Setup of nickel:
==> flow/design.v <==
`timescale 1ns / 1ps
module frequency_divider
    # ( parameter
        freq = 1000
    )
    (
        input  wire clk100MHz,  
        input  wire rst,        
        output reg  clk_div,    
        output wire tick        
    );
    localparam LOOP_COUNTER_AT = 100_000_000 / freq / 2 ;
    reg [clog2(LOOP_COUNTER_AT)-1:0] count;
    always @( posedge(clk100MHz) )
    begin
        if(rst)
        begin : counter_reset
            count   <= 0;
            clk_div <= 1'b0;
        end
        else
        begin : counter_operate
            if (count == (LOOP_COUNTER_AT - 1))
            begin : counter_loop
                count   <= 0;
                clk_div <= ~clk_div;
            end
            else
            begin : counter_increment
                count   <= count + 1;
                clk_div <= clk_div;
            end
        end
    end
    assign tick = (count == (LOOP_COUNTER_AT - 1)) && !clk_div;
    function integer clog2(input integer number);
        begin
            clog2 = 0;
            while (number)
            begin
                clog2  = clog2 + 1;
                number = number >> 1;
            end
        end
    endfunction
endmodule
`timescale 1ns / 1ps
module clock_managment_unit(
    input wire clk,
    input wire rst,
    output wire clk_100MHz,
    output wire clk_40MHz,
    output wire clk_1KHz,
    output wire tick_40MHz,   
    output wire tick_1KHz     
    );
    frequency_divider 
    #(
        .freq(1000000)   
    )    
    my_1K_divider(
        .clk100MHz(clk),
        .rst(rst),
        .clk_div(clk_1KHz),
        .tick(tick_1KHz)
    );
    frequency_divider 
    #(
        .freq(40000000)
    )    
    my_40M_divider(
        .clk100MHz(clk),
        .rst(rst),
        .clk_div(clk_40MHz),
        .tick(tick_40MHz)
    );
     assign clk_100MHz =clk;
endmodule
`timescale 1ns / 1ps
module sensor_handler(
    input wire clk,
    input wire rst,
    input wire [3:0] sensors,
    output reg [10:0] position
    );
reg [10:0] position_nxt;
always @(posedge clk) begin
    if(rst)
        position <= 0;
    else 
        position <= position_nxt;
end
always @(*) begin
    case(sensors)
    4'b1001:    position_nxt = 500;
    4'b0111:    position_nxt = 1000;
    4'b0011:    position_nxt = 750;
    4'b1110:    position_nxt = 1;
    4'b1100:    position_nxt = 250;
    4'b1011:    position_nxt = 625;
    4'b1101:    position_nxt = 375;
    4'b0001:    position_nxt = 666;
    4'b1000:    position_nxt = 333;
    default:    position_nxt = 1023;    
endcase
end
endmodule
`timescale 1ns / 1ps
module pid(
    input wire clk,
    input wire en,   
    input wire rst,
    input wire [10:0] position,
    input wire kp_sw, ki_sw, kd_sw,  
    output reg [10:0] pid_output
    );
reg signed [10:0] error, error_nxt, error_sum, error_sum_nxt, error_dif, error_dif_nxt, error_prev;
reg signed [12:0] p, p_nxt, i, i_nxt, d, d_nxt;
reg signed [10:0] output_loaded_nxt, output_buf, output_buf_nxt;
localparam  
    K_P      = 1,
    K_P_DEN  = 2,
    K_I      = 5,
    K_I_DEN  = 100,
    K_D      = 1,
    K_D_DEN  = 200,
    TIME_DIV = 100;
always @(posedge clk) begin
    if(rst) begin
        error         <= 0;
        error_sum     <= 0;
        error_dif     <= 0;
        error_prev    <= 0;
        p             <= 0;
        i             <= 0;
        d             <= 0;
        output_buf    <= 0;
        pid_output    <= 0;
    end
    else if(en) begin 
        error         <= error_nxt;
        error_sum     <= error_sum_nxt;
        error_dif     <= error_dif_nxt;
        error_prev    <= error;
        p             <= p_nxt;
        i             <= i_nxt;
        d             <= d_nxt;
        output_buf    <= output_buf_nxt;
        pid_output    <= output_loaded_nxt;
    end
end
always @(*) begin
    error_nxt = 500 - position;
    error_sum_nxt = (error == 0) ? 0 : (error_sum + error);
    error_dif_nxt = error - error_prev;
    p_nxt = kp_sw ? (K_P * error)/K_P_DEN : 0;
    i_nxt = ki_sw ? (K_I * error_sum)/(TIME_DIV * K_I_DEN) : 0;
    d_nxt = kd_sw ? (K_D * error_dif * TIME_DIV)/K_D_DEN : 0;
    output_buf_nxt = p + i + d + 500;
    if(output_buf < 0) output_loaded_nxt = 0;
    else if(output_buf > 1000) output_loaded_nxt = 0;
    else output_loaded_nxt = output_buf;
end
endmodule
`timescale 1ns / 1ps
module servo_handler(
    input  wire clk,
    input  wire en,   
    input  wire rst,
    input  wire [10:0] pid_output,
    output reg  [7:0] servo_l,
    output reg  [7:0] servo_r
    );
reg [7:0] servo_l_nxt;
reg [7:0] servo_r_nxt;
reg [3:0] state,state_nxt;
reg [20:0] counter,counter_nxt;
reg [10:0] pid_buf;
localparam        
    idle              = 3'b000,
    turn_left         = 3'b001,
    turn_right        = 3'b010,
    stop              = 3'b111,
    servo_l_on        = 8'd157,
    servo_r_on        = 8'd137,
    servo_off         = 1'd0;
always @(posedge clk) begin
    if(rst) begin
        servo_l <=0;
        servo_r <=0;
        state   <=0;
        counter <=0;
        pid_buf <=0;
    end
    else if(en) begin
        servo_l <= servo_l_nxt;
        servo_r <= servo_r_nxt;
        state   <= state_nxt;
        counter <= counter_nxt;
        pid_buf <= pid_output;
    end
end
always @(*) begin
    servo_l_nxt = 0;
    servo_r_nxt = 0;
    counter_nxt = 0;
    case (state)
        idle: begin 
            counter_nxt=0;          
            if(pid_buf == 239) begin
                state_nxt =stop;
            end
            else if(pid_buf > 500) begin
                state_nxt=turn_left;
            end  
            else if(pid_buf < 500) begin
                state_nxt=turn_right;
            end
            else begin
                state_nxt=idle;
                servo_l_nxt = servo_l_on;
                servo_r_nxt = servo_r_on; 
            end    
        end      
        turn_right: begin
            counter_nxt=counter+1;
            servo_l_nxt = servo_l_on;
            servo_r_nxt =servo_off;
            if(counter >= pid_buf)
                state_nxt=idle;
            else
                state_nxt=turn_right;
        end
        turn_left: begin
            counter_nxt=counter+1;
            servo_l_nxt = servo_off;
            servo_r_nxt =servo_r_on;
            if(pid_buf < 500 || counter >= pid_buf - 500)
                state_nxt=idle;
            else
                state_nxt=turn_left;
        end
        stop: begin
            servo_l_nxt = servo_off;
            servo_r_nxt =servo_off;
            if(pid_buf == 239)
                state_nxt =stop;
            else 
                state_nxt=idle;
        end     
        default: state_nxt=idle;        
    endcase    
end
endmodule
`timescale 1ns / 1ps
module servo_to_PWM(
   input wire clk,
   input wire rst,
   input wire [7:0] servo_L,
   input wire [7:0] servo_R,
   output reg PWM_L,
   output reg PWM_R
   );
reg PWM_L_nxt;
reg PWM_R_nxt;
reg [19:0] counter,counter_nxt;
reg [20:0] servo_l_mul,servo_r_mul;
reg [7:0] servo_L_buf, servo_R_buf;
always@ (posedge clk) begin
   if(rst) begin
      counter <=0;
      PWM_L   <=0;
      PWM_R   <=0;
   end
   else begin
      counter <=counter_nxt;
      PWM_L   <=PWM_L_nxt;
      PWM_R   <=PWM_R_nxt;
   end
end 
always @* begin
   servo_l_mul =servo_L *1000;
   servo_r_mul =servo_R *1000;
   counter_nxt = counter+1;
   if(counter > 1000000) begin
      counter_nxt=0;
   end
   if(counter > servo_l_mul) begin
      PWM_L_nxt=0;
   end
   else begin
      PWM_L_nxt =1;
   end
   if(counter >servo_r_mul) begin
      PWM_R_nxt=0;
   end
   else begin
      PWM_R_nxt =1;
   end
end 
endmodule
`timescale 1ns / 1ps
module main(
    input wire clk,
    input wire rst,
    input wire [3:0] sensor,
    input wire [2:0] sw,
    output wire [1:0] servo
    );
wire [7:0] Servo_R;
wire [7:0] Servo_L;
wire clk_40MHz;
wire clk_1KHz;
wire clk_100MHz;
wire tick_40MHz;
wire tick_1KHz;
wire [10:0] pid_output, position;
servo_handler my_servo (
    .clk(clk_100MHz),
    .en(tick_1KHz),
    .rst(rst),
    .servo_l(Servo_L),
    .servo_r(Servo_R),
    .pid_output(pid_output)
);       
servo_to_PWM my_PWM(
    .clk(clk_100MHz),
    .rst(rst),
    .servo_L(Servo_L),
    .servo_R(Servo_R),
    .PWM_L(servo[0]),
    .PWM_R(servo[1])
);
clock_managment_unit my_clk(
.clk(clk),
.rst(rst),
.clk_100MHz(clk_100MHz),
.clk_40MHz(clk_40MHz),
.clk_1KHz(clk_1KHz),
.tick_40MHz(tick_40MHz),
.tick_1KHz(tick_1KHz)
);
pid my_pid(
    .kp_sw(sw[0]),
    .ki_sw(sw[1]),
    .kd_sw(sw[2]),
    .clk(clk_100MHz),
    .en(tick_40MHz),
    .rst(rst),
    .position(position),
    .pid_output(pid_output)
);
sensor_handler my_sensors(
    .clk(clk_100MHz),
    .rst(rst),
    .sensors(sensor),
    .position(position)
);
endmodule
Settings: LEC_CHECK=0, ABC_AREA=1, CAP_MARGIN=20, CORE_MARGIN=2, CORE_UTILIZATION=69, CTS_CLUSTER_DIAMETER=336, CTS_CLUSTER_SIZE=98, PLACE_DENSITY=0.4, SLEW_MARGIN=20, TNS_END_PERCENT=5; clock period 6.59 ns.
run.sh (not shown) runs the stock make flow with config.mk's settings and CLKGATE_MAP_FILE=.
nickel ran in full, but the layout does not pass; the checks complain about setup timing.
## Diff of input files: juniper against nickel
Settings: TNS_END_PERCENT removed (was 5); PLACE_DENSITY_LB_ADDON newly set to 0.04; CTS_CLUSTER_DIAMETER removed (was 336); CTS_CLUSTER_SIZE removed (was 98); PLACE_DENSITY removed (was 0.4); CORE_UTILIZATION changed from 69 to 72; the clock period (ns, I/O delays scaled along) changed from 6.59 to 11.5.
Findings:
Finished, but not clean: juniper, with setup timing.
Summary of juniper over nickel: sum of net half-perimeters after detailed placement lower, sequential cell area comparable.
Relative area of clock buffers and inverters in the final design across juniper and nickel: no real change.
Looking at critical-path cell with the highest stage delay, the fa_1 result is from nickel; the fa_2 one comes from juniper.
Changes in xenon relative to juniper:
Settings: a deleted PLACE_DENSITY_LB_ADDON that had been 0.04; a deleted ABC_AREA that had been 1; a change of CORE_UTILIZATION from 72 to 46; a change of the clock period (ns, I/O delays scaled along) from 11.5 to 7.18.
Findings:
Compared with juniper, xenon shows summed instance area of the synthesized netlist that has gone up by a few percent.
xenon vs. juniper: fmax rose 10 MHz; pin slew with the least headroom to its limit fell 0.13 ns.
Side by side, average wire length per cell after detail routing turned out lower in xenon than in juniper.
Cmp xenon vs juniper: multiplexer area fraction after synthesis higher in xenon
Compare xenon and juniper | share of synthesized cell area in full adder, half adder and majority cells lower: xenon
On final wirelength, xenon does better than juniper.
juniper has a higher maximum cell stage delay along the critical path than xenon.
Share of cell area taken by multi-input logic gates ended up 2.8 points lower on xenon than on juniper.
[xenon vs juniper] sequential share of cell area: lower in xenon
xenon and juniper: no clean run
Status xenon: flow complete, layout not clean - setup timing
### xenon -> pepper
Settings: CORE_UTILIZATION: 46 -> 68; CTS_CLUSTER_SIZE: unset -> 100; ABC_AREA: unset -> 1; TNS_END_PERCENT: unset -> 10; PLACE_DENSITY: unset -> 0.36; CTS_CLUSTER_DIAMETER: unset -> 364; CORE_ASPECT_RATIO: unset -> 0.71; SETUP_SLACK_MARGIN: unset -> 1.6.
--- outcome ---
- pepper -> stages 100% | layout checks FAIL | setup timing
- Relative to xenon, post-route clock period utilization decreased by 11 points in pepper.
- pepper ends up with higher area fraction in and, or, nand and nor cells than xenon does.
- Summary of pepper over xenon: weighted congestion at the end of routability-driven global placement now larger; wire length dropped 13%; layout overhead on the synthesized area fell 16 points.
- Cell area after layout, pepper vs xenon: down by more than 10%
